[flow/run.sh]
#!/bin/bash
# the make line also repeats each setting of config.mk as NAME=value (left out here)
make -C /OpenROAD-flow-scripts/flow DESIGN_CONFIG=/design/flow/config.mk WORK_HOME=/design/flow/orfs CLKGATE_MAP_FILE= finish
[flow/config.mk]
export PLATFORM = sky130hd
export DESIGN_NAME = adder_32bit
export DESIGN_NICKNAME = adder_32bit
export VERILOG_FILES = /design/flow/design.v
export SDC_FILE = /design/flow/constraint.sdc
export NUM_CORES = 4
export LEC_CHECK = 0
export ABC_AREA = 1
export CAP_MARGIN = 20
export CORE_MARGIN = 2
export CORE_UTILIZATION = 69
export CTS_CLUSTER_DIAMETER = 274
export CTS_CLUSTER_SIZE = 100
export PLACE_DENSITY = 0.4
export SLEW_MARGIN = 20
[flow/constraint.sdc]
create_clock -name core_clock -period 28.8 [get_ports {clk}]
set_input_delay 5.7600 -clock core_clock [delete_from_list [all_inputs] [get_ports {clk}]]
set_output_delay 5.7600 -clock core_clock [all_outputs]
set_load 0.01 [all_outputs]
[flow/design.v]
`timescale 1ns / 1ps
module CompareAndShift32Bit (
    input [7:0] exp_a,
    input [7:0] exp_b,
    input [23:0] man_a,
    input [23:0] man_b,
    output reg [23:0] al_man_a,
    output reg [23:0] al_man_b,
    output reg [7:0] shift
);
    always @(*) begin
        if (exp_a > exp_b) begin
            shift = exp_a - exp_b;
            al_man_a = man_a;
            al_man_b = man_b >> shift;
        end else begin
            shift = exp_b - exp_a;
            al_man_a = man_a >> shift;
            al_man_b = man_b;
        end
    end
endmodule
`timescale 1ns / 1ps
module Addition32Bit (
    input sign_a,
    input sign_b,
    input [23:0] a,b,
    output reg [24:0] res,
    output reg sign_res
    );
    always @(*) begin
        if (sign_a == sign_b) begin
            sign_res = sign_a;   
            res = a+b;
        end
        else if (a >= b) begin
            res = a - b;
            sign_res = sign_a;
        end
        else begin
            res = b - a;
            sign_res = sign_b;
        end
    end
endmodule	
`timescale 1ns / 1ps
module Normalization32Bit (
    input [24:0] res,
    input [7:0] exp_base,
    output reg [23:0] man_res,
    output reg [7:0] exp_res,
    output reg overflow
);
    reg [24:0] normalized_result;
    integer i;
    always @(*) begin
        normalized_result = res;
        exp_res = exp_base;
        if (normalized_result[24]) begin
            normalized_result = normalized_result >> 1;
            exp_res = exp_base + 1;
        end else begin
            for (i = 0; i < 24; i = i + 1) begin
                if (normalized_result[23] == 0 && exp_res > 0) begin
                    normalized_result = normalized_result << 1;
                    exp_res = exp_res - 1;
                end
            end
            if (normalized_result == 25'b0)
                exp_res = 8'b0;
        end
        man_res = normalized_result[23:0];
        overflow = (exp_res >= 8'b11111111);
    end
endmodule
`timescale 1ns / 1ps
module adder_32bit(
    input clk,
    input rst,
    input [31:0] i_a,
    input [31:0] i_b,
    input i_vld,
    output reg [31:0] o_res,
    output reg o_res_vld,
    output reg overflow
);
wire [7:0] shift;
wire [23:0] al_man_a, al_man_b;
wire sign_a, sign_b, sign_res;
wire [7:0] exp_a, exp_b, exp_res;
wire [23:0] man_a, man_b, man_res;
wire [24:0] res;
wire operation_overflow;
assign sign_a = i_a[31];
assign sign_b = i_b[31];
assign exp_a = i_a[30:23];
assign exp_b = i_b[30:23];
assign man_a = (exp_a == 8'b0) ? {1'b0, i_a[22:0]} : {1'b1, i_a[22:0]};  
assign man_b = (exp_b == 8'b0) ? {1'b0, i_b[22:0]} : {1'b1, i_b[22:0]};
wire is_nan_a = ((exp_a == 8'b11111111) && (man_a[22:0] != 0));  
wire is_nan_b = ((exp_b == 8'b11111111) && (man_b[22:0] != 0));
wire is_inf_a = ((exp_a == 8'b11111111) && (man_a[22:0] == 0));
wire is_inf_b = ((exp_b == 8'b11111111) && (man_b[22:0] == 0));
wire is_zero_a = ((i_a[30:0] == 0));  
wire is_zero_b = ((i_b[30:0] == 0));
CompareAndShift32Bit u_CompareAndShift32Bit (
    .exp_a(exp_a),           
    .exp_b(exp_b),           
    .man_a(man_a),           
    .man_b(man_b),           
    .al_man_a(al_man_a),     
    .al_man_b(al_man_b),     
    .shift(shift)            
);
Addition32Bit u_Addition32Bit (
    .sign_a(sign_a),         
    .sign_b(sign_b),         
    .a(al_man_a),            
    .b(al_man_b),            
    .res(res),               
    .sign_res(sign_res)      
);
Normalization32Bit u_Normalization32Bit (
    .res(res),                                   
    .exp_base((exp_a > exp_b) ? exp_a : exp_b),  
    .man_res(man_res),                           
    .exp_res(exp_res),                           
    .overflow(operation_overflow)                
);
always @(posedge clk or posedge rst) begin
    if (rst) begin
        o_res <= 32'b0;
        o_res_vld <= 1'b0;
        overflow <= 1'b0;
    end else if (i_vld) begin
        if (is_nan_a || is_nan_b || (is_inf_a && is_inf_b && (sign_a != sign_b))) begin
            o_res <= 32'h7FC00000;  
            overflow <= 1'b1;
        end 
        else if (is_inf_a || is_inf_b) begin
            o_res <= is_inf_a ? i_a : i_b;  
            overflow <= 1'b1;
        end 
        else if (is_zero_a && is_zero_b) begin
            o_res <= 32'b0;  
            overflow <= 1'b0;
        end 
        else begin
        o_res <= {sign_res, exp_res, man_res[22:0]};
        o_res_vld <= 1'b1;
        overflow <= operation_overflow;
        end
        o_res_vld <= 1'b1;
    end else begin
        o_res_vld <= 1'b0;
    end
end
endmodule
==> results.json, run 1 <==
{
  "error": "[ERROR DPL-0033] detailed placement checks failed during check placement.",
  "synthAdderAreaFrac": 0.05477,
  "edf_count": 0,
  "most_common_cell": "nand2_1",
  "async_reset_ff_frac": 1.000,
  "die_x_um": 205.0,
  "synthSimpleGateAreaFrac": 0.5579,
  "ys_sh_aoi": 0.1813,
  "status": "aborted with a tool error",
  "syn-cell-area_um2": 27870,
  "yosys_warnings": 4,
  "initCoreUtil": 0.6998,
  "haltStage": "4_1_cts",
  "core_um2": 39820,
  "gp_congestion": 1.100,
  "syn-num-nets": 5160,
  "topCombFamilyByArea": "simple AND/OR/NAND/NOR gates",
  "yosysSeqAreaShare": 0.03053,
  "top_cells_by_count": "1301 x nand2_1, 612 x nor2_1, 571 x inv_1, 343 x o21ai_0, 290 x nand2_2",
  "rows": 73,
  "top_cells_by_area": "nand2_1 18%, nor2_1 8.2%, inv_1 7.7%",
  "io_pins": 101,
  "ys_cells": 4974,
  "syn_inst": 4974,
  "synth_flops": 34,
  "ys_sh_mux": 0.003232,
  "design.die.area_um2": 42010,
  "dp.cells": 6383,
  "ys.flop_type": "dfrtp_1",
  "dpl.hpwl_um": 90070,
  "synth_top_area_share": 0.1752,
  "ys_chip_area_um2": 27870,
  "dpl_cell_area_um2": 36220,
  "avgSynthCellArea_um2": 5.603,
  "yosysUniqueCellTypes": 85,
  "top_area_cell": "nand2_1",
  "port_buffers": 100,
  "die_h_um": 205.0,
  "synth-xor-area-share": 0.01702
}
[through the flow]
step	util	worst slack, ns	hold WS (ns)	setup TNS (ns)
2_1_floorplan	-	-1.210	0.5130	-25.37
3_3_place_gp	0.9096	-0.2211	0.4750	-1.283
3_5_place_dp	0.9096	-2.277	0.4816	-59.02
==> run 2: changes to the inputs <==
CAP_MARGIN = 10   (was 20)
CORE_UTILIZATION = 40   (was 69)
CTS_CLUSTER_DIAMETER = 280   (was 274)
CTS_CLUSTER_SIZE = 15   (was 100)
GPL_TIMING_DRIVEN = 0   (was unset)
HOLD_SLACK_MARGIN = -0.03   (was unset)
MAX_ROUTING_LAYER = met4   (was unset)
PLACE_DENSITY = unset   (was 0.4)
TNS_END_PERCENT = 60   (was unset)
clock period = 42.5 ns   (was 28.8 ns; I/O delays follow)
==> run 2 against run 1 <==
Now clean on timing, DRC and antenna. Die area is 71% higher. Synthesized area stayed put. Synthesized cell count stayed put.
==> results.json, run 2 <==
{
  "tool_warnings": 84,
  "syn_inst": 4974,
  "viasPerCell": 5.114,
  "crit_top_cell": "nand2_4",
  "cp-startpoint": "i_a[23]",
  "relSlewSlack": 0.4143,
  "topCombFamilyByArea": "simple AND/OR/NAND/NOR gates",
  "maxCapViolCount": 0,
  "hp-start": "o_res[15]$_DFFE_PP0P_",
  "synthToLayoutAreaGrowth_pct": 8.548,
  "dp.cells": 6006,
  "clock_sinks": 34,
  "initCoreUtil": 0.4049,
  "cts_max_level": 2,
  "crit_arrival_ns": 39.73,
  "routed_wl_um": 92080,
  "rrSetupSlack_ns": 41.67,
  "top_cells_by_area": "nand2_1 18%, nor2_1 8.2%, inv_1 7.7%",
  "io_pins": 101,
  "async_reset_ff_frac": 1.000,
  "utilization": 0.4395,
  "top_usage_layer": "met2",
  "fin_skew_ns": 0,
  "grt_pass1_vias": 28030,
  "hold_path.class": "reg -> reg",
  "yosys_warnings": 4,
  "most_common_cell": "nand2_1",
  "root_buffer": "clkbuf_16",
  "ant_nets": 0,
  "whs_endpoint": "o_res[15]$_DFFE_PP0P_",
  "die_h_um": 268.0,
  "tns_ns": 0,
  "synth-xor-area-share": 0.01702,
  "grt_pass1_wl_um": 147300,
  "worst-setup-path-type": "in -> reg",
  "yosysSeqAreaShare": 0.03053,
  "critPathMaxStageDelay_ns": 0.52,
  "drv_slew": 0,
  "wl_per_cell_um": 15.31,
  "vias": 30760,
  "drtIter0Drc": 2415,
  "synth_flops": 34,
  "ys_sh_mux": 0.003232,
  "synth_top_area_share": 0.1752,
  "dpl.hpwl_um": 79420,
  "rr_endpoint": "o_res[31]$_DFFE_PP0P_",
  "grtUsageMet3": 0.01915,
  "yosysUniqueCellTypes": 85,
  "crit_family": "simple AND/OR/NAND/NOR gates",
  "grt.overflow.total": 0,
  "max_clock_freq_mhz": 25.27,
  "nets": 5268,
  "grt_usage": 0.2587,
  "core_um2": 68830,
  "period_minus_slack_ns": 39.58,
  "grt_max_degree": 31,
  "grtUsageMet2": 0.4060,
  "synthSimpleGateAreaFrac": 0.5579,
  "fin_crit_sh": 0.9312,
  "dr.pass1.iters": 5,
  "critPathCapture": "overflow$_DFFE_PP0P_",
  "path_buffers": 35,
  "ys_sh_aoi": 0.1813,
  "antenna_found_initial": 1,
  "clock_latency_ns": 0.30,
  "critPathMaxFanout": 10,
  "stdcell_count": 6015,
  "end_kind": "register",
  "slowest_stage": "clkdlybuf4s50_1",
  "grt_use_met1": 0.3581,
  "ys_cells": 4974,
  "ys_chip_area_um2": 27870,
  "status": "no timing/DRC/antenna violations",
  "tightest_slew_ns": 0.8705,
  "rsz0062_at_grt": "no",
  "reg2reg_from": "o_res[31]$_DFFE_PP0P_",
  "startpoint_type": "primary input",
  "top_cells_by_count": "1301 x nand2_1, 612 x nor2_1, 571 x inv_1, 343 x o21ai_0, 290 x nand2_2",
  "crit_cells": 238,
  "cts_tree": "yes",
  "ys.flop_type": "dfrtp_1",
  "rows": 96,
  "avgSynthCellArea_um2": 5.603,
  "syn-num-nets": 5160,
  "r2r_cells": 1,
  "design.die.area_um2": 71800,
  "port_buffers": 100,
  "finalHoldViolCount": 0,
  "gp_congestion": 0.9908,
  "syn-cell-area_um2": 27870,
  "synthAdderAreaFrac": 0.05477,
  "clock_path_buffers": 2,
  "cts_buffers": 5,
  "cp_data_required_time_ns": 42.66,
  "setup_viol": 0,
  "hold_depth": 2,
  "die_x_um": 268.0,
  "edf_count": 0,
  "cts.clk_slew.worst_paths_ns": 0.06,
  "drc_errors": 0,
  "top_area_cell": "nand2_1"
}
[run 2: what timing repair did]
action,in CTS,in global routing
hold buffers,0,0
endpoints found under the hold margin,0,0
endpoints found under the setup margin,0,1
buffers inserted,0,0
gates resized,0,1
[run 2: layout make-up]
type                            count  area [um2]
Fill cell                        7750       38570
Timing Repair Buffer              101        1021
Buffer                            197        1672
Multi-Input combinational cell   4074       22690
Clock inverter                      3       68.82
Sequential cell                    34       850.8
Inverter                          669        2655
Clock buffer                        5       125.1
Tap cell                          931        1165
Antenna cell                        1       2.502
[run 2: stage by stage]
stage / hold WS, ns / setup WS [ns] / area (um2)
after floorplan: 0.5130 / 8.251 / 27870
after global placement: 0.4695 / 2.510 / 30040
after detailed placement: 0.4773 / 2.293 / 30060
after CTS: 0.4926 / 2.559 / 30250
after global routing: 0.5287 / 0.1453 / 30250
final: 0.4934 / 2.925 / 30250
[run 2: metal layers]
metal,wire length [um],vias to the layer above,share of wire
met4,2848,0,0.031
met3,4727,145,0.051
met1,44890,13750,0.49
li1,-,16060,-
met2,39620,812,0.43
met5,0,-,0
==> run 3: changes to the inputs <==
CAP_MARGIN = 40   (was 10)
CORE_UTILIZATION = 69   (was 40)
CTS_CLUSTER_DIAMETER = 241   (was 280)
CTS_CLUSTER_SIZE = 100   (was 15)
GPL_TIMING_DRIVEN = unset   (was 0)
HOLD_SLACK_MARGIN = unset   (was -0.03)
MAX_ROUTING_LAYER = unset   (was met4)
PLACE_DENSITY = 0.4   (was unset)
TNS_END_PERCENT = 5   (was 60)
clock period = 21.7 ns   (was 42.5 ns; I/O delays follow)
==> run 3 against run 2 <==
The run now fails in 4_1_cts. Synthesized cell count did not move. Synthesized area is the same. Die area down 41%.
==> results.json, run 3 <==
{
  "error": "[ERROR DPL-0033] detailed placement checks failed during check placement.",
  "dp.cells": 6649,
  "avgSynthCellArea_um2": 5.603,
  "io_pins": 101,
  "ys_sh_aoi": 0.1813,
  "syn_inst": 4974,
  "ys.flop_type": "dfrtp_1",
  "most_common_cell": "nand2_1",
  "die_h_um": 205.0,
  "top_cells_by_count": "1301 x nand2_1, 612 x nor2_1, 571 x inv_1, 343 x o21ai_0, 290 x nand2_2",
  "status": "aborted with a tool error",
  "ys_sh_mux": 0.003232,
  "syn-num-nets": 5160,
  "synthSimpleGateAreaFrac": 0.5579,
  "core_um2": 39820,
  "rows": 73,
  "top_area_cell": "nand2_1",
  "design.die.area_um2": 42010,
  "yosysUniqueCellTypes": 85,
  "async_reset_ff_frac": 1.000,
  "yosysSeqAreaShare": 0.03053,
  "top_cells_by_area": "nand2_1 18%, nor2_1 8.2%, inv_1 7.7%",
  "topCombFamilyByArea": "simple AND/OR/NAND/NOR gates",
  "initCoreUtil": 0.6998,
  "gp_congestion": 1.132,
  "synth-xor-area-share": 0.01702,
  "die_x_um": 205.0,
  "synth_top_area_share": 0.1752,
  "syn-cell-area_um2": 27870,
  "port_buffers": 100,
  "ys_cells": 4974,
  "edf_count": 0,
  "dpl_cell_area_um2": 37400,
  "yosys_warnings": 4,
  "ys_chip_area_um2": 27870,
  "synth_flops": 34,
  "dpl.hpwl_um": 100500,
  "haltStage": "4_1_cts",
  "synthAdderAreaFrac": 0.05477
}
run 3: through the flow:
| stage | setup slack, ns |
|---|---|
| floorplan | -7.907 |
| global placement | -5.864 |
| detailed placement | -8.638 |
==> run 4: changes to the inputs <==
ABC_AREA = unset   (was 1)
CAP_MARGIN = 20   (was 40)
CELL_PAD_IN_SITES_GLOBAL_PLACEMENT = 2   (was unset)
CORE_ASPECT_RATIO = 1.34   (was unset)
CORE_MARGIN = 7   (was 2)
CORE_UTILIZATION = 22   (was 69)
CTS_CLUSTER_DIAMETER = 334   (was 241)
CTS_CLUSTER_SIZE = 71   (was 100)
GPL_ROUTABILITY_DRIVEN = 0   (was unset)
HOLD_SLACK_MARGIN = -0.0   (was unset)
MAX_ROUTING_LAYER = met4   (was unset)
MIN_ROUTING_LAYER = met1   (was unset)
PLACE_DENSITY = unset   (was 0.4)
PLACE_DENSITY_LB_ADDON = 0.23   (was unset)
SETUP_SLACK_MARGIN = 5.0   (was unset)
SLEW_MARGIN = 15   (was 20)
TNS_END_PERCENT = unset   (was 5)
clock period = 44.3 ns   (was 21.7 ns; I/O delays follow)
==> run 4 against run 3 <==
Now clean on timing, DRC and antenna. Synthesized area is 15% lower. Synthesized cell count decreased by 25%. Die area rose to 2.8 times the previous value.
==> results.json, run 4 <==
{
  "die_x_um": 297.9,
  "hp-start": "o_res[19]$_DFFE_PP0P_",
  "maxCapViolCount": 0,
  "syn-cell-area_um2": 23760,
  "die_h_um": 394.4,
  "clock_sinks": 34,
  "clock_latency_ns": 0.28,
  "nets": 4163,
  "end_kind": "register",
  "critPathMaxFanout": 7,
  "synthToLayoutAreaGrowth_pct": 33.56,
  "final_cell_area_um2": 31740,
  "ant_nets": 0,
  "grt_pass1_vias": 28320,
  "r2r_cells": 2,
  "crit_family": "AND-OR/OR-AND gates",
  "worst-setup-path-type": "in -> reg",
  "top_layer_used": "met4",
  "top_area_cell": "mux2i_1",
  "synthSimpleGateAreaFrac": 0.2907,
  "logic_area_um2": 24340,
  "setup_viol": 0,
  "reg2reg_from": "overflow$_DFFE_PP0P_",
  "tightest_slew_ns": 1.021,
  "drc_errors": 0,
  "setup_ws_ns": 6.108,
  "edf_count": 0,
  "ys_cells": 3712,
  "antenna_found_initial": 1,
  "period_minus_slack_ns": 38.19,
  "dp_slack_ns": -0.6288,
  "avgSynthCellArea_um2": 6.401,
  "rsz0062_at_grt": "no",
  "wl_met3_um": 2242,
  "async_reset_ff_frac": 1.000,
  "crit_top_cell": "ha_4",
  "synthAdderAreaFrac": 0.06466,
  "whs_endpoint": "o_res[19]$_DFFE_PP0P_",
  "ys.flop_type": "dfrtp_1",
  "wl_per_cell_um": 20.66,
  "dpl_cell_area_um2": 27890,
  "port_buffers": 100,
  "top_cells_by_count": "500 x nand2_1, 453 x nor2_1, 369 x a21oi_1, 317 x mux2i_1, 237 x o21ai_0",
  "finalHoldViolCount": 0,
  "io_pins": 101,
  "viasPerCell": 5.309,
  "crit_cells": 173,
  "fill_cells": 12000,
  "utilization": 0.2962,
  "drtIter0Drc": 1429,
  "hold_depth": 2,
  "dpl.hpwl_um": 90480,
  "ys_sh_mux": 0.1807,
  "status": "no timing/DRC/antenna violations",
  "cts.clk_slew.worst_paths_ns": 0.06,
  "vias": 28610,
  "grt_pass1_wl_um": 170200,
  "design.die.area_um2": 117500,
  "yosys_warnings": 4,
  "seq_area_um2": 850.8,
  "drv_slew": 0,
  "fin_skew_ns": 0,
  "rows": 139,
  "stdcell_count": 5390,
  "fin_crit_sh": 0.8621,
  "core_um2": 107100,
  "ys_chip_area_um2": 23760,
  "synth_top_area_share": 0.1335,
  "path_buffers": 26,
  "syn_inst": 3712,
  "ys_sh_aoi": 0.3309,
  "slowest_stage": "or4b_4",
  "met1Wirelength_um": 47810,
  "critPathMaxStageDelay_ns": 0.52,
  "cp-startpoint": "i_a[23]",
  "tns_ns": 0,
  "topCombFamilyByArea": "AND-OR/OR-AND gates",
  "dp.cells": 5176,
  "critPathCapture": "overflow$_DFFE_PP0P_",
  "grt.overflow.total": 0,
  "initCoreUtil": 0.2218,
  "crit_arrival_ns": 38.37,
  "startpoint_type": "primary input",
  "dr.pass1.iters": 8,
  "synth_flops": 34,
  "max_clock_freq_mhz": 26.18,
  "tool_warnings": 85,
  "cts_hold_buffers": 0,
  "most_common_cell": "nand2_1",
  "clock_path_buffers": 2,
  "grt_max_degree": 54,
  "cts_tree": "yes",
  "grt_usage": 0.1810,
  "relSlewSlack": 0.3146,
  "root_buffer": "clkbuf_16",
  "hold_path.class": "reg -> reg",
  "syn-num-nets": 3898,
  "top_cells_by_area": "mux2i_1 13%, nand2_1 7.9%, a21oi_1 7.8%",
  "rr_endpoint": "overflow$_DFFE_PP0P_",
  "synth-xor-area-share": 0.03781,
  "yosysUniqueCellTypes": 121,
  "route.met2.wl_um": 57990,
  "cts_buffers": 5,
  "routed_wl_um": 111300,
  "cts_max_level": 2,
  "rrSetupSlack_ns": 43.23,
  "yosysSeqAreaShare": 0.03581,
  "cp_data_required_time_ns": 44.47
}
## run 4: area by class of cell
class / instances / area share
antenna: 2 / 0.0001577
clock buffer: 5 / 0.003942
clock inverter: 3 / 0.002168
inverter: 165 / 0.01999
multi-input combinational: 3322 / 0.7668
sequential: 34 / 0.02681
tap: 1410 / 0.05559
timing repair buffer: 449 / 0.1245
## run 4: what timing repair did
item	in CTS	in global routing
gates resized	197	239
pin swaps	70	163
gates cloned	9	3
setup endpoints to repair	32	32
buffers inserted	86	106
## run 4: per-stage QoR
step	hold WS [ns]
3_3_place_gp	0.5247
2_1_floorplan	0.5372
6_report	0.5356
3_5_place_dp	0.5240
4_1_cts	0.5365
5_1_grt	0.5641
## run 4: layer usage
layer / track usage / vias to the layer above
li1: - / 14200
met1: 0.2136 / 13800
met2: 0.3380 / 490
met3: 0.007016 / 124
met4: 0.04295 / 0
met5: - / -
==> run 5: changes to the inputs <==
CELL_PAD_IN_SITES_GLOBAL_PLACEMENT = 1   (was 2)
CORE_ASPECT_RATIO = 1.45   (was 1.34)
CORE_MARGIN = 2   (was 7)
CORE_UTILIZATION = 53   (was 22)
CTS_CLUSTER_DIAMETER = 336   (was 334)
CTS_CLUSTER_SIZE = unset   (was 71)
GPL_ROUTABILITY_DRIVEN = unset   (was 0)
HOLD_SLACK_MARGIN = unset   (was -0.0)
MAX_ROUTING_LAYER = met5   (was met4)
MIN_ROUTING_LAYER = unset   (was met1)
PLACE_DENSITY_LB_ADDON = 0.02   (was 0.23)
SLEW_MARGIN = 20   (was 15)
TNS_END_PERCENT = 15   (was unset)
clock period = 53.9 ns   (was 44.3 ns; I/O delays follow)
==> run 5 against run 4 <==
Still clean. Critical path depth shrank 1. Die area shrank 60%. Via count grew 0.55%. First-iteration DRC count grew 48%. Core utilization grew 31 points. Global-route usage grew 18 points. Synthesized area is the same. Non-clock buffer count shrank 240. Largest cell class unchanged.
==> results.json, run 5 <==
{
  "status": "no timing/DRC/antenna violations",
  "crit_top_cell": "ha_1",
  "antennaDiodeCount": 0,
  "syn_inst": 3712,
  "setup_viol": 0,
  "maxCapViolCount": 0,
  "hold_path.class": "reg -> reg",
  "syn-num-nets": 3898,
  "path_buffers": 28,
  "max_clock_freq_mhz": 21.37,
  "ys_sh_mux": 0.1807,
  "most_common_cell": "nand2_1",
  "fin_crit_sh": 0.8682,
  "avgSynthCellArea_um2": 6.401,
  "rr_endpoint": "overflow$_DFFE_PP0P_",
  "drv_slew": 0,
  "top_area_cell": "mux2i_1",
  "ys_cells": 3712,
  "rrSetupSlack_ns": 52.93,
  "grt_max_degree": 70,
  "cp-startpoint": "i_a[29]",
  "drc_errors": 0,
  "whs_endpoint": "o_res[23]$_DFFE_PP0P_",
  "vias": 28770,
  "finalHoldViolCount": 0,
  "yosys_warnings": 4,
  "nets": 3929,
  "drtIter0Drc": 2112,
  "edf_count": 0,
  "ys.flop_type": "dfrtp_1",
  "rsz0062_at_grt": "no",
  "dr.pass1.iters": 6,
  "cts.clk_slew.worst_paths_ns": 0.06,
  "synth-xor-area-share": 0.03781,
  "port_buffers": 100,
  "critPathMaxStageDelay_ns": 0.79,
  "rows": 93,
  "tns_ns": 0,
  "cts_buffers": 5,
  "dpl.hpwl_um": 73040,
  "top_cells_by_area": "mux2i_1 13%, nand2_1 7.9%, a21oi_1 7.8%",
  "relSlewSlack": 0.2143,
  "yosysUniqueCellTypes": 121,
  "dp_slack_ns": 1.026,
  "reg2reg_from": "overflow$_DFFE_PP0P_",
  "wl_per_cell_um": 21.36,
  "end_kind": "register",
  "worst-setup-path-type": "in -> reg",
  "design.die.area_um2": 46570,
  "critPathCapture": "o_res[25]$_DFFE_PP0P_",
  "initCoreUtil": 0.5360,
  "slowest_stage": "mux2i_1",
  "synth_flops": 34,
  "clock_sinks": 34,
  "grt.overflow.total": 0,
  "period_minus_slack_ns": 46.79,
  "antenna_found_initial": 0,
  "critPathMaxFanout": 30,
  "setup_ws_ns": 7.107,
  "top_cells_by_count": "500 x nand2_1, 453 x nor2_1, 369 x a21oi_1, 317 x mux2i_1, 237 x o21ai_0",
  "crit_cells": 172,
  "synthSimpleGateAreaFrac": 0.2907,
  "die_h_um": 259.0,
  "hp-start": "o_res[23]$_DFFE_PP0P_",
  "synthAdderAreaFrac": 0.06466,
  "fin_skew_ns": 0,
  "tightest_slew_ns": 1.170,
  "grt_usage": 0.3653,
  "io_pins": 101,
  "grt_pass1_vias": 27270,
  "topCombFamilyByArea": "AND-OR/OR-AND gates",
  "grt_pass1_wl_um": 141100,
  "ys_chip_area_um2": 23760,
  "hold_depth": 2,
  "cts_tree": "yes",
  "tool_warnings": 84,
  "syn-cell-area_um2": 23760,
  "synthToLayoutAreaGrowth_pct": 13.01,
  "ant_nets": 0,
  "cts_max_level": 2,
  "ys_sh_aoi": 0.3309,
  "die_x_um": 179.8,
  "synth_top_area_share": 0.1335,
  "startpoint_type": "primary input",
  "root_buffer": "clkbuf_16",
  "gp_congestion": 1.062,
  "routed_wl_um": 92170,
  "async_reset_ff_frac": 1.000,
  "clock_latency_ns": 0.28,
  "crit_arrival_ns": 46.96,
  "r2r_cells": 2,
  "yosysSeqAreaShare": 0.03581,
  "viasPerCell": 6.669,
  "clock_path_buffers": 2,
  "crit_family": "AND-OR/OR-AND gates",
  "cp_data_required_time_ns": 54.06,
  "core_um2": 44330
}
[run 5: area by class of cell]
class	count	area [um2]
multi-input cells	3328	22560
fillers	4424	17480
repair buffers	209	1962
flip-flops and latches	34	850.8
well taps	570	713.2
inverters	165	619.3
clock buffers	7	142.6
clock inverters	1	5.005
[run 5: what timing repair did]
action                                 in CTS  in global routing
pin swaps                                   9                 29
setup endpoints to repair                  32                 32
setup buffers                               8                 39
resized                                    29                113
hold buffers                                0                  0
endpoints found under the hold margin       0                  0
cloned                                      7                  5
[run 5: metrics by stage]
step                      cells  utilization  hold WS (ns)  cell area (um2)
after floorplan            3712            -        0.5251            24390
after global placement     4247       0.5757        0.4857            25520
after detailed placement   4247       0.5757        0.5012            25520
after CTS                  4270       0.5854        0.5146            25950
after global routing       4314       0.6057        0.5570            26850
final                      4314       0.6057        0.5087            26850
[run 5: metal layers]
metal	part of all wire	GRT usage	vias up
met4	0.090	0.2832	0
met3	0.040	0.02932	411
li1	-	-	13760
met1	0.35	0.3596	13470
met2	0.52	0.7039	1134
met5	0	0	-
==> run 6: changes to the inputs <==
ABC_AREA = 0   (was unset)
CAP_MARGIN = 40   (was 20)
CELL_PAD_IN_SITES_GLOBAL_PLACEMENT = 0   (was 1)
CORE_ASPECT_RATIO = 0.53   (was 1.45)
CORE_UTILIZATION = 22   (was 53)
CTS_CLUSTER_DIAMETER = unset   (was 336)
MAX_ROUTING_LAYER = met4   (was met5)
MIN_ROUTING_LAYER = met1   (was unset)
PLACE_DENSITY_LB_ADDON = unset   (was 0.02)
SETUP_SLACK_MARGIN = unset   (was 5.0)
TNS_END_PERCENT = 65   (was 15)
clock period = 39.1 ns   (was 53.9 ns; I/O delays follow)
==> run 6 against run 5 <==
Critical path depth decreased by 1. Critical endpoint is now o_res[24]$_DFFE_PP0P_. Critical path type unchanged. Worst setup slack got worse by 6.1 ns. Core utilization decreased by 32 points. Synthesized area unchanged. Via count increased by 2.8%. First-iteration DRC count increased by 73%.
==> results.json, run 6 <==
{
  "die_x_um": 455.4,
  "fin_skew_ns": 0,
  "critPathMaxFanout": 8,
  "dp_slack_ns": -0.9450,
  "grt_pass1_wl_um": 153100,
  "avgSynthCellArea_um2": 6.401,
  "yosysUniqueCellTypes": 121,
  "gp_congestion": 1.019,
  "grt_usage": 0.1742,
  "async_reset_ff_frac": 1.000,
  "ys_cells": 3712,
  "cts_tree": "yes",
  "crit_top_cell": "ha_4",
  "top_area_cell": "mux2i_1",
  "dr.pass1.iters": 5,
  "syn-cell-area_um2": 23760,
  "design.die.area_um2": 110800,
  "ys_sh_aoi": 0.3309,
  "cts_max_level": 2,
  "vias": 29570,
  "ant_nets": 0,
  "clock_sinks": 34,
  "dpl_cell_area_um2": 28790,
  "drtIter0Drc": 3661,
  "finalHoldViolCount": 0,
  "synthAdderAreaFrac": 0.06466,
  "edf_count": 0,
  "cp-startpoint": "i_a[24]",
  "crit_arrival_ns": 38.28,
  "yosys_warnings": 4,
  "end_kind": "register",
  "grt_max_degree": 54,
  "core_um2": 106700,
  "clock_latency_ns": 0.29,
  "ys.flop_type": "dfrtp_1",
  "path_buffers": 26,
  "reg2reg_from": "overflow$_DFFE_PP0P_",
  "io_pins": 101,
  "cts.clk_slew.worst_paths_ns": 0.06,
  "most_common_cell": "nand2_1",
  "crit_cells": 171,
  "hold_depth": 2,
  "tool_warnings": 85,
  "rows": 87,
  "maxCapViolCount": 0,
  "rrSetupSlack_ns": 38.07,
  "synth-xor-area-share": 0.03781,
  "final_cell_area_um2": 30800,
  "critPathMaxStageDelay_ns": 0.57,
  "critPathCapture": "o_res[24]$_DFFE_PP0P_",
  "synth_top_area_share": 0.1335,
  "startpoint_type": "primary input",
  "antennaDiodeCount": 0,
  "topCombFamilyByArea": "AND-OR/OR-AND gates",
  "synthSimpleGateAreaFrac": 0.2907,
  "rr_endpoint": "overflow$_DFFE_PP0P_",
  "setup_viol": 0,
  "die_h_um": 243.3,
  "viasPerCell": 5.466,
  "period_minus_slack_ns": 38.11,
  "clock_path_buffers": 2,
  "top_cells_by_count": "500 x nand2_1, 453 x nor2_1, 369 x a21oi_1, 317 x mux2i_1, 237 x o21ai_0",
  "dpl.hpwl_um": 83280,
  "tightest_slew_ns": 0.9868,
  "status": "no timing/DRC/antenna violations",
  "syn_inst": 3712,
  "worst-setup-path-type": "in -> reg",
  "whs_endpoint": "o_res[27]$_DFFE_PP0P_",
  "cts_buffers": 5,
  "grt.overflow.total": 0,
  "port_buffers": 100,
  "fin_crit_sh": 0.9746,
  "hp-start": "o_res[27]$_DFFE_PP0P_",
  "ys_chip_area_um2": 23760,
  "nets": 4170,
  "wl_per_cell_um": 18.62,
  "slowest_stage": "or4_4",
  "initCoreUtil": 0.2227,
  "r2r_cells": 2,
  "drv_slew": 0,
  "root_buffer": "clkbuf_16",
  "max_clock_freq_mhz": 26.24,
  "syn-num-nets": 3898,
  "hold_path.class": "reg -> reg",
  "grt_pass1_vias": 25840,
  "synthToLayoutAreaGrowth_pct": 29.63,
  "yosysSeqAreaShare": 0.03581,
  "crit_family": "AND-OR/OR-AND gates",
  "top_cells_by_area": "mux2i_1 13%, nand2_1 7.9%, a21oi_1 7.8%",
  "antenna_found_initial": 0,
  "setup_ws_ns": 0.9928,
  "routed_wl_um": 100700,
  "ys_sh_mux": 0.1807,
  "cp_data_required_time_ns": 39.27,
  "relSlewSlack": 0.3421,
  "synth_flops": 34,
  "drc_errors": 0
}
-- run 6: layout make-up --
cell class	count	area, um2
clock buffers	5	125.1
fillers	11700	75880
multi-input cells	3318	23450
flip-flops and latches	34	850.8
clock inverters	3	68.82
well taps	1424	1782
repair buffers	460	3896
inverters	165	629.4
-- run 6: per-layer routing --
metal,track usage,wire [um]
met4,0.01392,760
met1,0.2820,53040
met5,-,0
met3,0.04617,11350
met2,0.2088,35570
-- run 6: metrics by stage --
| step | hold WS [ns] | util | TNS [ns] | std cells |
|---|---|---|---|---|
| after floorplan | 0.5251 | - | -137.46 | 3712 |
| after global placement | 0.4832 | 0.2696 | -5.068 | 5301 |
| after detailed placement | 0.4862 | 0.2699 | -23.17 | 5305 |
| after CTS | 0.5036 | 0.2723 | 0 | 5315 |
| after global routing | 0.5339 | 0.2887 | -2.460 | 5409 |
| final | 0.4969 | 0.2887 | 0 | 5409 |
-- run 6: what timing repair did --
action | 4_1_cts | 5_1_grt
resized | 12 | 210
endpoints found under the setup margin | 32 | 32
hold buffers | 0 | 0
endpoints found under the hold margin | 0 | 0
pin swaps | 2 | 95
cloned | 0 | 3
buffers inserted | 2 | 80
==> run 7: changes to the inputs <==
ABC_AREA = 1   (was 0)
CELL_PAD_IN_SITES_GLOBAL_PLACEMENT = unset   (was 0)
CORE_ASPECT_RATIO = unset   (was 0.53)
CORE_UTILIZATION = 72   (was 22)
CTS_CLUSTER_DIAMETER = 241   (was unset)
CTS_CLUSTER_SIZE = 100   (was unset)
MAX_ROUTING_LAYER = unset   (was met4)
MIN_ROUTING_LAYER = unset   (was met1)
PLACE_DENSITY = 0.4   (was unset)
TNS_END_PERCENT = unset   (was 65)
clock period = 33.5 ns   (was 39.1 ns; I/O delays follow)
==> run 7 against run 6 <==
Synthesized area is 17% higher. Non-clock buffer count is 101 lower. Global-route usage is 21 points higher. Via count is 13% higher. Routed wire length is 11% lower. Critical path depth is 45 higher. Worst setup slack better by 0.099 ns. Die area is 64% lower. Clock skew stayed put. Final area is 1.7% higher. Register-to-register slack worse by 5.4 ns.
==> results.json, run 7 <==
{
  "top_usage_layer": "met2",
  "cts_max_level": 2,
  "top_cells_by_area": "nand2_1 18%, nor2_1 8.2%, inv_1 7.7%",
  "wl_per_cell_um": 15.79,
  "critPathMaxFanout": 10,
  "rows": 72,
  "initCoreUtil": 0.7245,
  "viasPerCell": 5.908,
  "ys_chip_area_um2": 27870,
  "gp_congestion": 1.129,
  "design.die.area_um2": 40300,
  "dpl.hpwl_um": 66350,
  "top_cells_by_count": "1301 x nand2_1, 612 x nor2_1, 571 x inv_1, 343 x o21ai_0, 290 x nand2_2",
  "status": "no timing/DRC/antenna violations",
  "dpl_cell_area_um2": 28870,
  "drc_errors": 0,
  "reg2reg_from": "o_res[10]$_DFFE_PP0P_",
  "antenna_found_initial": 0,
  "grtUsageMet2": 0.6358,
  "end_kind": "register",
  "cts.clk_slew.worst_paths_ns": 0.05,
  "relSlewSlack": 0.4178,
  "root_buffer": "clkbuf_16",
  "syn-cell-area_um2": 27870,
  "startpoint_type": "primary input",
  "core_um2": 38470,
  "drv_slew": 0,
  "cts_hold_buffers": 0,
  "worst-setup-path-type": "in -> reg",
  "synth_flops": 34,
  "period_minus_slack_ns": 32.41,
  "syn-num-nets": 5160,
  "grt_pass1_wl_um": 133000,
  "maxCapViolCount": 0,
  "synth_top_area_share": 0.1752,
  "crit_family": "simple AND/OR/NAND/NOR gates",
  "grt_use_met1": 0.5080,
  "nets": 5345,
  "whs_endpoint": "o_res[4]$_DFFE_PP0P_",
  "tightest_slew_ns": 0.8642,
  "dp.cells": 5532,
  "critPathCapture": "overflow$_DFFE_PP0P_",
  "tns_ns": 0,
  "routed_wl_um": 89680,
  "yosys_warnings": 4,
  "hold_depth": 2,
  "syn_inst": 4974,
  "grt_usage": 0.3833,
  "die_x_um": 200.7,
  "final_cell_area_um2": 31340,
  "rrSetupSlack_ns": 32.68,
  "ys_sh_mux": 0.003232,
  "yosysUniqueCellTypes": 85,
  "ys.flop_type": "dfrtp_1",
  "dr.pass1.iters": 20,
  "synthToLayoutAreaGrowth_pct": 12.44,
  "port_buffers": 100,
  "setup_viol": 0,
  "r2r_cells": 2,
  "cp-startpoint": "i_b[23]",
  "drtIter0Drc": 3739,
  "topCombFamilyByArea": "simple AND/OR/NAND/NOR gates",
  "setup_ws_ns": 1.092,
  "avgSynthCellArea_um2": 5.603,
  "crit_cells": 216,
  "finalHoldViolCount": 0,
  "ys_cells": 4974,
  "grt_pass1_vias": 28230,
  "grt.overflow.total": 0,
  "dp_slack_ns": -1.326,
  "tool_warnings": 86,
  "io_pins": 101,
  "fin_skew_ns": 0,
  "top_area_cell": "nand2_1",
  "die_h_um": 200.7,
  "clock_latency_ns": 0.28,
  "ys_sh_aoi": 0.1813,
  "stdcell_count": 5679,
  "async_reset_ff_frac": 1.000,
  "edf_count": 0,
  "clock_sinks": 34,
  "grt_max_degree": 65,
  "max_clock_freq_mhz": 30.86,
  "crit_top_cell": "nand2_4",
  "rr_endpoint": "o_res[10]$_DFFE_PP0P_",
  "slowest_stage": "clkdlybuf4s50_1",
  "vias": 33550,
  "hold_path.class": "reg -> reg",
  "synthSimpleGateAreaFrac": 0.5579,
  "fin_crit_sh": 0.9674,
  "cts_tree": "yes",
  "crit_arrival_ns": 32.56,
  "synth-xor-area-share": 0.01702,
  "ant_nets": 0,
  "critPathMaxStageDelay_ns": 0.43,
  "path_buffers": 28,
  "most_common_cell": "nand2_1",
  "cts_buffers": 5,
  "grtUsageMet3": 0.02484,
  "hp-start": "o_res[4]$_DFFE_PP0P_",
  "cp_data_required_time_ns": 33.65,
  "synthAdderAreaFrac": 0.05477,
  "holdWs_ns": 0.4956,
  "utilization": 0.8146,
  "clock_path_buffers": 2,
  "yosysSeqAreaShare": 0.03053
}
-- run 7: routing by layer --
metal	wire (um)	part of all wire
met4	5504	0.061
met1	35970	0.40
met3	8377	0.093
met2	39830	0.44
met5	0	0
-- run 7: cell type report --
| class | count | area [um2] |
|---|---|---|
| antenna | 1 | 2.502 |
| clock buffer | 8 | 166.4 |
| fill | 2985 | 7132 |
| inverter | 669 | 2655 |
| multi-input combinational | 4089 | 23950 |
| sequential | 34 | 850.8 |
| tap | 518 | 648.1 |
| timing repair buffer | 359 | 3052 |
| timing repair inverter | 1 | 7.507 |
-- run 7: repair_timing --
action                     in CTS  in global routing
setup endpoints to repair      32                 32
gates cloned                    2                 15
pin swaps                       4                112
setup buffers                   3                118
resized                        24                302
==> run 8: changes to the inputs <==
CAP_MARGIN = 25   (was 40)
CELL_PAD_IN_SITES_GLOBAL_PLACEMENT = 3   (was unset)
CORE_UTILIZATION = 40   (was 72)
CTS_CLUSTER_DIAMETER = 116   (was 241)
CTS_CLUSTER_SIZE = unset   (was 100)
GPL_ROUTABILITY_DRIVEN = 0   (was unset)
HOLD_SLACK_MARGIN = 0.3   (was unset)
MAX_ROUTING_LAYER = met5   (was unset)
PLACE_DENSITY = unset   (was 0.4)
PLACE_DENSITY_LB_ADDON = 0.15   (was unset)
SETUP_SLACK_MARGIN = -2.0   (was unset)
TNS_END_PERCENT = 60   (was unset)
clock period = 37.2 ns   (was 33.5 ns; I/O delays follow)
==> run 8 against run 7 <==
The run now fails in 3_1_place_gp_skip_io. Synthesized area unchanged. Die area increased by 78%. Synthesized cell count unchanged.
==> results.json, run 8 <==
{
  "synth_flops": 34,
  "status": "aborted with a tool error",
  "top_cells_by_area": "nand2_1 18%, nor2_1 8.2%, inv_1 7.7%",
  "ys_sh_aoi": 0.1813,
  "ys_cells": 4974,
  "top_cells_by_count": "1301 x nand2_1, 612 x nor2_1, 571 x inv_1, 343 x o21ai_0, 290 x nand2_2",
  "ys_chip_area_um2": 27870,
  "synth-xor-area-share": 0.01702,
  "synthAdderAreaFrac": 0.05477,
  "ys.flop_type": "dfrtp_1",
  "die_x_um": 268.0,
  "avgSynthCellArea_um2": 5.603,
  "design.die.area_um2": 71800,
  "syn_inst": 4974,
  "error": "[ERROR FLW-0024] Place density exceeds 1.0 (current PLACE_DENSITY_LB_ADDON =  0.15). Please check if the value of  PLACE_DENSITY_LB_ADDON is between 0 and 0.99.",
  "edf_count": 0,
  "async_reset_ff_frac": 1.000,
  "yosysUniqueCellTypes": 85,
  "rows": 96,
  "most_common_cell": "nand2_1",
  "yosys_warnings": 4,
  "syn-num-nets": 5160,
  "die_h_um": 268.0,
  "topCombFamilyByArea": "simple AND/OR/NAND/NOR gates",
  "haltStage": "3_1_place_gp_skip_io",
  "top_area_cell": "nand2_1",
  "initCoreUtil": 0.4049,
  "synthSimpleGateAreaFrac": 0.5579,
  "core_um2": 68830,
  "synth_top_area_share": 0.1752,
  "syn-cell-area_um2": 27870,
  "yosysSeqAreaShare": 0.03053,
  "ys_sh_mux": 0.003232
}
==> run 9: changes to the inputs <==
ABC_AREA = 0   (was 1)
CAP_MARGIN = 40   (was 25)
CORE_ASPECT_RATIO = 1.36   (was unset)
MAX_ROUTING_LAYER = met4   (was met5)
TNS_END_PERCENT = 90   (was 60)
clock period = 29.8 ns   (was 37.2 ns; I/O delays follow)
==> run 9 against run 8 <==
The flow again stops in 3_1_place_gp_skip_io. Synthesized cell count fell by 25%. Synthesized area fell by 15%. Die area fell by 14%.
==> results.json, run 9 <==
{
  "synthSimpleGateAreaFrac": 0.2907,
  "core_um2": 58950,
  "die_x_um": 213.0,
  "syn_inst": 3712,
  "die_h_um": 288.2,
  "top_cells_by_area": "mux2i_1 13%, nand2_1 7.9%, a21oi_1 7.8%",
  "async_reset_ff_frac": 1.000,
  "syn-num-nets": 3898,
  "haltStage": "3_1_place_gp_skip_io",
  "synthAdderAreaFrac": 0.06466,
  "yosysSeqAreaShare": 0.03581,
  "initCoreUtil": 0.4031,
  "yosysUniqueCellTypes": 121,
  "ys.flop_type": "dfrtp_1",
  "status": "aborted with a tool error",
  "top_area_cell": "mux2i_1",
  "error": "[ERROR FLW-0024] Place density exceeds 1.0 (current PLACE_DENSITY_LB_ADDON =  0.15). Please check if the value of  PLACE_DENSITY_LB_ADDON is between 0 and 0.99.",
  "design.die.area_um2": 61390,
  "synth_flops": 34,
  "ys_sh_aoi": 0.3309,
  "topCombFamilyByArea": "AND-OR/OR-AND gates",
  "synth-xor-area-share": 0.03781,
  "most_common_cell": "nand2_1",
  "syn-cell-area_um2": 23760,
  "yosys_warnings": 4,
  "edf_count": 0,
  "ys_chip_area_um2": 23760,
  "ys_cells": 3712,
  "avgSynthCellArea_um2": 6.401,
  "ys_sh_mux": 0.1807,
  "top_cells_by_count": "500 x nand2_1, 453 x nor2_1, 369 x a21oi_1, 317 x mux2i_1, 237 x o21ai_0",
  "rows": 104,
  "synth_top_area_share": 0.1335
}
==> run 10: changes to the inputs <==
ABC_AREA = unset   (was 0)
CAP_MARGIN = 20   (was 40)
CELL_PAD_IN_SITES_GLOBAL_PLACEMENT = unset   (was 3)
CORE_ASPECT_RATIO = unset   (was 1.36)
CORE_UTILIZATION = 66   (was 40)
CTS_CLUSTER_DIAMETER = unset   (was 116)
CTS_CLUSTER_SIZE = 90   (was unset)
GPL_ROUTABILITY_DRIVEN = unset   (was 0)
HOLD_SLACK_MARGIN = -0.09   (was 0.3)
MAX_ROUTING_LAYER = unset   (was met4)
PLACE_DENSITY_LB_ADDON = unset   (was 0.15)
TNS_END_PERCENT = 5   (was 90)
clock period = 33.0 ns   (was 29.8 ns; I/O delays follow)
==> run 10 against run 9 <==
The flow stops in 4_1_cts. Die area decreased by 39%. Synthesized cell count stayed put. Synthesized area unchanged.
==> results.json, run 10 <==
{
  "most_common_cell": "nand2_1",
  "synth-xor-area-share": 0.03781,
  "synth_top_area_share": 0.1335,
  "top_area_cell": "mux2i_1",
  "dpl_cell_area_um2": 34240,
  "topCombFamilyByArea": "AND-OR/OR-AND gates",
  "avgSynthCellArea_um2": 6.401,
  "synthAdderAreaFrac": 0.06466,
  "yosysUniqueCellTypes": 121,
  "syn-num-nets": 3898,
  "status": "aborted with a tool error",
  "error": "[ERROR DPL-0038] Utilization greater than 100%, impossible to legalize",
  "dpl.hpwl_um": 101700,
  "synthSimpleGateAreaFrac": 0.2907,
  "async_reset_ff_frac": 1.000,
  "design.die.area_um2": 37540,
  "yosysSeqAreaShare": 0.03581,
  "ys_chip_area_um2": 23760,
  "dp_slack_ns": -5.337,
  "edf_count": 0,
  "syn_inst": 3712,
  "ys_sh_aoi": 0.3309,
  "ys_cells": 3712,
  "gp_congestion": 1.114,
  "synth_flops": 34,
  "port_buffers": 100,
  "die_x_um": 193.7,
  "die_h_um": 193.7,
  "top_cells_by_area": "mux2i_1 13%, nand2_1 7.9%, a21oi_1 7.8%",
  "syn-cell-area_um2": 23760,
  "top_cells_by_count": "500 x nand2_1, 453 x nor2_1, 369 x a21oi_1, 317 x mux2i_1, 237 x o21ai_0",
  "ys_sh_mux": 0.1807,
  "io_pins": 101,
  "initCoreUtil": 0.6697,
  "yosys_warnings": 4,
  "core_um2": 35480,
  "rows": 69,
  "haltStage": "4_1_cts",
  "ys.flop_type": "dfrtp_1"
}
## run 10: through the flow
stage                     hold WS (ns)  TNS [ns]    util  instances
after floorplan                 0.5251   -294.25       -       3712
after global placement          0.4959    -54.15  0.9649       5231
after detailed placement        0.5144   -162.81  0.9649       5231
==> run 11: changes to the inputs <==
ABC_AREA = 1   (was unset)
CORE_UTILIZATION = 72   (was 66)
CTS_CLUSTER_SIZE = 51   (was 90)
HOLD_SLACK_MARGIN = 0.29   (was -0.09)
PLACE_DENSITY_LB_ADDON = 0.15   (was unset)
SETUP_SLACK_MARGIN = unset   (was -2.0)
TNS_END_PERCENT = unset   (was 5)
clock period = 25.6 ns   (was 33.0 ns; I/O delays follow)
==> run 11 against run 10 <==
Die area up 7.4%. The run fails in 3_5_place_dp. Synthesized cell count increased by 34%. Synthesized area increased by 17%.
==> results.json, run 11 <==
{
  "synth-xor-area-share": 0.01702,
  "yosys_warnings": 4,
  "ys_cells": 4974,
  "rows": 72,
  "synthSimpleGateAreaFrac": 0.5579,
  "gp_congestion": 1.148,
  "top_area_cell": "nand2_1",
  "ys_chip_area_um2": 27870,
  "ys.flop_type": "dfrtp_1",
  "top_cells_by_area": "nand2_1 18%, nor2_1 8.2%, inv_1 7.7%",
  "error": "[ERROR DPL-0033] detailed placement checks failed during check placement.",
  "most_common_cell": "nand2_1",
  "syn-num-nets": 5160,
  "top_cells_by_count": "1301 x nand2_1, 612 x nor2_1, 571 x inv_1, 343 x o21ai_0, 290 x nand2_2",
  "port_buffers": 100,
  "io_pins": 101,
  "initCoreUtil": 0.7245,
  "edf_count": 0,
  "yosysSeqAreaShare": 0.03053,
  "status": "aborted with a tool error",
  "syn-cell-area_um2": 27870,
  "ys_sh_aoi": 0.1813,
  "yosysUniqueCellTypes": 85,
  "syn_inst": 4974,
  "die_x_um": 200.7,
  "synth_top_area_share": 0.1752,
  "synthAdderAreaFrac": 0.05477,
  "design.die.area_um2": 40300,
  "ys_sh_mux": 0.003232,
  "avgSynthCellArea_um2": 5.603,
  "haltStage": "3_5_place_dp",
  "topCombFamilyByArea": "simple AND/OR/NAND/NOR gates",
  "core_um2": 38470,
  "synth_flops": 34,
  "async_reset_ff_frac": 1.000,
  "die_h_um": 200.7
}
## run 11: per-stage QoR
| stage | cells | area, um2 |
|---|---|---|
| 3_3_place_gp | 6579 | 37750 |
| 2_1_floorplan | 4974 | 28790 |
==> run 12: changes to the inputs <==
ABC_AREA = unset   (was 1)
CORE_UTILIZATION = 12   (was 72)
CTS_CLUSTER_SIZE = unset   (was 51)
HOLD_SLACK_MARGIN = unset   (was 0.29)
PLACE_DENSITY_LB_ADDON = unset   (was 0.15)
clock period = 57.3 ns   (was 25.6 ns; I/O delays follow)
==> run 12 against run 11 <==
Now clean on timing, DRC and antenna. Die area grew to 5.0 times the previous value. Synthesized cell count decreased by 25%. Synthesized area fell by 15%.
==> results.json, run 12 <==
{
  "slowest_stage": "o21ai_0",
  "root_buffer": "clkbuf_16",
  "synthToLayoutAreaGrowth_pct": 18.59,
  "syn_inst": 3712,
  "grt.overflow.total": 0,
  "critPathMaxFanout": 52,
  "top_area_cell": "mux2i_1",
  "top_usage_layer": "met2",
  "port_buffers": 100,
  "yosys_warnings": 4,
  "drv_slew": 0,
  "viasPerCell": 4.415,
  "die_h_um": 449.0,
  "yosysSeqAreaShare": 0.03581,
  "crit_arrival_ns": 53.92,
  "rr_endpoint": "overflow$_DFFE_PP0P_",
  "io_pins": 101,
  "ys_sh_aoi": 0.3309,
  "clock_path_buffers": 2,
  "edf_count": 0,
  "critPathMaxStageDelay_ns": 0.67,
  "nets": 3879,
  "holdWs_ns": 0.4922,
  "grt_max_degree": 55,
  "vias": 27980,
  "synth_flops": 34,
  "ant_nets": 0,
  "path_buffers": 30,
  "grtUsageMet2": 0.1632,
  "r2r_cells": 2,
  "drc_errors": 0,
  "ys_chip_area_um2": 23760,
  "core_um2": 197000,
  "dp_slack_ns": 1.301,
  "cts_tree": "yes",
  "syn-cell-area_um2": 23760,
  "syn-num-nets": 3898,
  "hp-start": "o_res[29]$_DFFE_PP0P_",
  "fin_skew_ns": 0,
  "cts_max_level": 2,
  "dpl_cell_area_um2": 27840,
  "critPathCapture": "o_res[20]$_DFFE_PP0P_",
  "cp-startpoint": "i_a[23]",
  "startpoint_type": "primary input",
  "synthAdderAreaFrac": 0.06466,
  "relSlewSlack": 0.2555,
  "avgSynthCellArea_um2": 6.401,
  "synth_top_area_share": 0.1335,
  "async_reset_ff_frac": 1.000,
  "most_common_cell": "nand2_1",
  "initCoreUtil": 0.1206,
  "setup_viol": 0,
  "drtIter0Drc": 2533,
  "reg2reg_from": "overflow$_DFFE_PP0P_",
  "dpl.hpwl_um": 81980,
  "antenna_found_initial": 3,
  "crit_cells": 188,
  "ys_sh_mux": 0.1807,
  "final_cell_area_um2": 28180,
  "status": "no timing/DRC/antenna violations",
  "setup_ws_ns": 3.512,
  "synthSimpleGateAreaFrac": 0.2907,
  "synth-xor-area-share": 0.03781,
  "max_clock_freq_mhz": 18.59,
  "top_cells_by_area": "mux2i_1 13%, nand2_1 7.9%, a21oi_1 7.8%",
  "rrSetupSlack_ns": 56.35,
  "fin_crit_sh": 0.9387,
  "grt_pass1_vias": 26250,
  "routed_wl_um": 98730,
  "die_x_um": 449.0,
  "ys_cells": 3712,
  "dr.pass1.iters": 6,
  "grt_usage": 0.09222,
  "crit_top_cell": "ha_1",
  "design.die.area_um2": 201600,
  "rows": 163,
  "hold_depth": 2,
  "top_cells_by_count": "500 x nand2_1, 453 x nor2_1, 369 x a21oi_1, 317 x mux2i_1, 237 x o21ai_0",
  "finalHoldViolCount": 0,
  "cts_buffers": 5,
  "grtUsageMet3": 0.003871,
  "gp_congestion": 0.9791,
  "cp_data_required_time_ns": 57.43,
  "topCombFamilyByArea": "AND-OR/OR-AND gates",
  "tns_ns": 0,
  "tightest_slew_ns": 1.086,
  "maxCapViolCount": 0,
  "yosysUniqueCellTypes": 121,
  "whs_endpoint": "o_res[29]$_DFFE_PP0P_",
  "wl_per_cell_um": 15.58,
  "grt_pass1_wl_um": 152300,
  "grt_use_met1": 0.1079,
  "crit_family": "AND-OR/OR-AND gates",
  "cts.clk_slew.worst_paths_ns": 0.06,
  "tool_warnings": 84,
  "hold_path.class": "reg -> reg",
  "period_minus_slack_ns": 53.79,
  "clock_latency_ns": 0.29,
  "ys.flop_type": "dfrtp_1",
  "end_kind": "register",
  "clock_sinks": 34,
  "worst-setup-path-type": "in -> reg"
}
## run 12: per-stage QoR
step,utilization,instances
3_5_place_dp,0.1413,6318
2_1_floorplan,-,3712
3_3_place_gp,0.1413,6318
4_1_cts,0.1421,6326
5_1_grt,0.1430,6336
6_report,0.1430,6336
## run 12: routing by layer
metal	wire [um]	vias to the layer above
li1	-	13660
met1	39890	13170
met2	47890	945
met3	3792	205
met4	7149	0
met5	0	-
## run 12: cell type report
type | instances | area (um2)
diodes | 2 | 5.005
inverters | 165 | 619.3
repair buffers | 167 | 1503
clock buffers | 6 | 138.9
flip-flops and latches | 34 | 850.8
fillers | 22940 | 168800
well taps | 2640 | 3303
multi-input cells | 3320 | 21750
clock inverters | 2 | 12.51
## run 12: repair_timing
| action | 4_1_cts | 5_1_grt |
|---|---|---|
| gates resized | 0 | 18 |
| setup endpoints to repair | 0 | 32 |
| hold buffers | 0 | 0 |
| buffers inserted | 0 | 6 |
==> run 13: changes to the inputs <==
CORE_UTILIZATION = 58   (was 12)
SETUP_SLACK_MARGIN = 5.0   (was unset)
clock period = 26.3 ns   (was 57.3 ns; I/O delays follow)
==> run 13 against run 12 <==
The flow now stops in 5_1_grt. Synthesized area is the same. Synthesized cell count unchanged. Die area decreased by 79%.
==> results.json, run 13 <==
{
  "status": "aborted with a tool error",
  "haltStage": "5_1_grt",
  "error": "[ERROR GRT-0116] Global routing finished with congestion. Check the congestion regions in the DRC Viewer.",
  "ys.flop_type": "dfrtp_1",
  "topCombFamilyByArea": "AND-OR/OR-AND gates",
  "synth_flops": 34,
  "cts_buffers": 5,
  "dpl.hpwl_um": 83770,
  "dpl_cell_area_um2": 35170,
  "core_um2": 40650,
  "root_buffer": "clkbuf_16",
  "top_cells_by_count": "500 x nand2_1, 453 x nor2_1, 369 x a21oi_1, 317 x mux2i_1, 237 x o21ai_0",
  "die_x_um": 206.4,
  "die_h_um": 206.4,
  "gp_congestion": 1.131,
  "initCoreUtil": 0.5846,
  "synthSimpleGateAreaFrac": 0.2907,
  "syn-cell-area_um2": 23760,
  "synth_top_area_share": 0.1335,
  "synthAdderAreaFrac": 0.06466,
  "yosysUniqueCellTypes": 121,
  "grt_usage": 0.7471,
  "port_buffers": 100,
  "dp.cells": 5407,
  "ys_sh_aoi": 0.3309,
  "cts_max_level": 2,
  "yosysSeqAreaShare": 0.03581,
  "ys_cells": 3712,
  "grt.overflow.total": 21,
  "synth-xor-area-share": 0.03781,
  "syn-num-nets": 3898,
  "top_area_cell": "mux2i_1",
  "ys_sh_mux": 0.1807,
  "avgSynthCellArea_um2": 6.401,
  "async_reset_ff_frac": 1.000,
  "clock_sinks": 34,
  "design.die.area_um2": 42600,
  "cts_hold_buffers": 0,
  "most_common_cell": "nand2_1",
  "rows": 74,
  "io_pins": 101,
  "dp_slack_ns": -9.053,
  "top_cells_by_area": "mux2i_1 13%, nand2_1 7.9%, a21oi_1 7.8%",
  "yosys_warnings": 4,
  "ys_chip_area_um2": 23760,
  "syn_inst": 3712,
  "clock_path_buffers": 2,
  "edf_count": 0
}
## run 13: routing by layer
metal / GRT usage / overflow
met4: 0.7276 / 13
met3: 0.5883 / 0
met1: 0.7373 / 1
met5: 0.3095 / 0
met2: 0.9329 / 7
## run 13: repair_timing
item,CTS
endpoints found under the setup margin,32
resized,297
setup buffers,168
pin swaps,151
cloned,2
==> run 14: changes to the inputs <==
CAP_MARGIN = 0   (was 20)
CORE_UTILIZATION = 70   (was 58)
CTS_CLUSTER_SIZE = 41   (was unset)
HOLD_SLACK_MARGIN = 0.3   (was unset)
SETUP_SLACK_MARGIN = -2.0   (was 5.0)
clock period = 35.6 ns   (was 26.3 ns; I/O delays follow)
==> run 14 against run 13 <==
The run again fails in 5_1_grt. Die area is 17% lower. Synthesized cell count stayed put. Synthesized area stayed put.
==> results.json, run 14 <==
{
  "ys_chip_area_um2": 23760,
  "io_pins": 101,
  "synth_top_area_share": 0.1335,
  "root_buffer": "clkbuf_16",
  "ys_sh_mux": 0.1807,
  "grt_usage": 0.7539,
  "rows": 67,
  "gp_congestion": 1.152,
  "dp.cells": 4606,
  "synthAdderAreaFrac": 0.06466,
  "async_reset_ff_frac": 1.000,
  "yosysUniqueCellTypes": 121,
  "die_x_um": 188.2,
  "synth_flops": 34,
  "port_buffers": 100,
  "haltStage": "5_1_grt",
  "topCombFamilyByArea": "AND-OR/OR-AND gates",
  "ys_cells": 3712,
  "synth-xor-area-share": 0.03781,
  "top_area_cell": "mux2i_1",
  "synthSimpleGateAreaFrac": 0.2907,
  "top_cells_by_area": "mux2i_1 13%, nand2_1 7.9%, a21oi_1 7.8%",
  "design.die.area_um2": 35430,
  "initCoreUtil": 0.7104,
  "cts_buffers": 5,
  "ys.flop_type": "dfrtp_1",
  "most_common_cell": "nand2_1",
  "dpl.hpwl_um": 76640,
  "post_cts_resized": 1,
  "yosys_warnings": 4,
  "avgSynthCellArea_um2": 6.401,
  "error": "[ERROR GRT-0232] Routing congestion too high. Check the congestion heatmap in the GUI.",
  "grt.overflow.total": 40,
  "edf_count": 0,
  "clock_sinks": 34,
  "syn-cell-area_um2": 23760,
  "top_cells_by_count": "500 x nand2_1, 453 x nor2_1, 369 x a21oi_1, 317 x mux2i_1, 237 x o21ai_0",
  "status": "aborted with a tool error",
  "syn-num-nets": 3898,
  "die_h_um": 188.2,
  "ys_sh_aoi": 0.3309,
  "cts_max_level": 2,
  "cts_post_setup_buffers_inserted": 0,
  "syn_inst": 3712,
  "cts_hold_buffers": 0,
  "yosysSeqAreaShare": 0.03581,
  "core_um2": 33450,
  "clock_path_buffers": 2
}
[run 14: layer usage]
layer / global-route usage / overflow
met3: 0.5738 / 0
met4: 0.7474 / 22
met5: 0.2651 / 0
met1: 0.7480 / 0
met2: 0.9520 / 18
[run 14: per-stage QoR]
| stage | cell area (um2) | utilization | setup WS [ns] | TNS [ns] |
|---|---|---|---|---|
| global placement | 29660 | 0.8866 | 0.1449 | 0 |
| detailed placement | 29660 | 0.8866 | -1.817 | -50.10 |
| CTS | 29830 | 0.8917 | -1.958 | -55.39 |
| floorplan | 25410 | - | -7.259 | -226.93 |
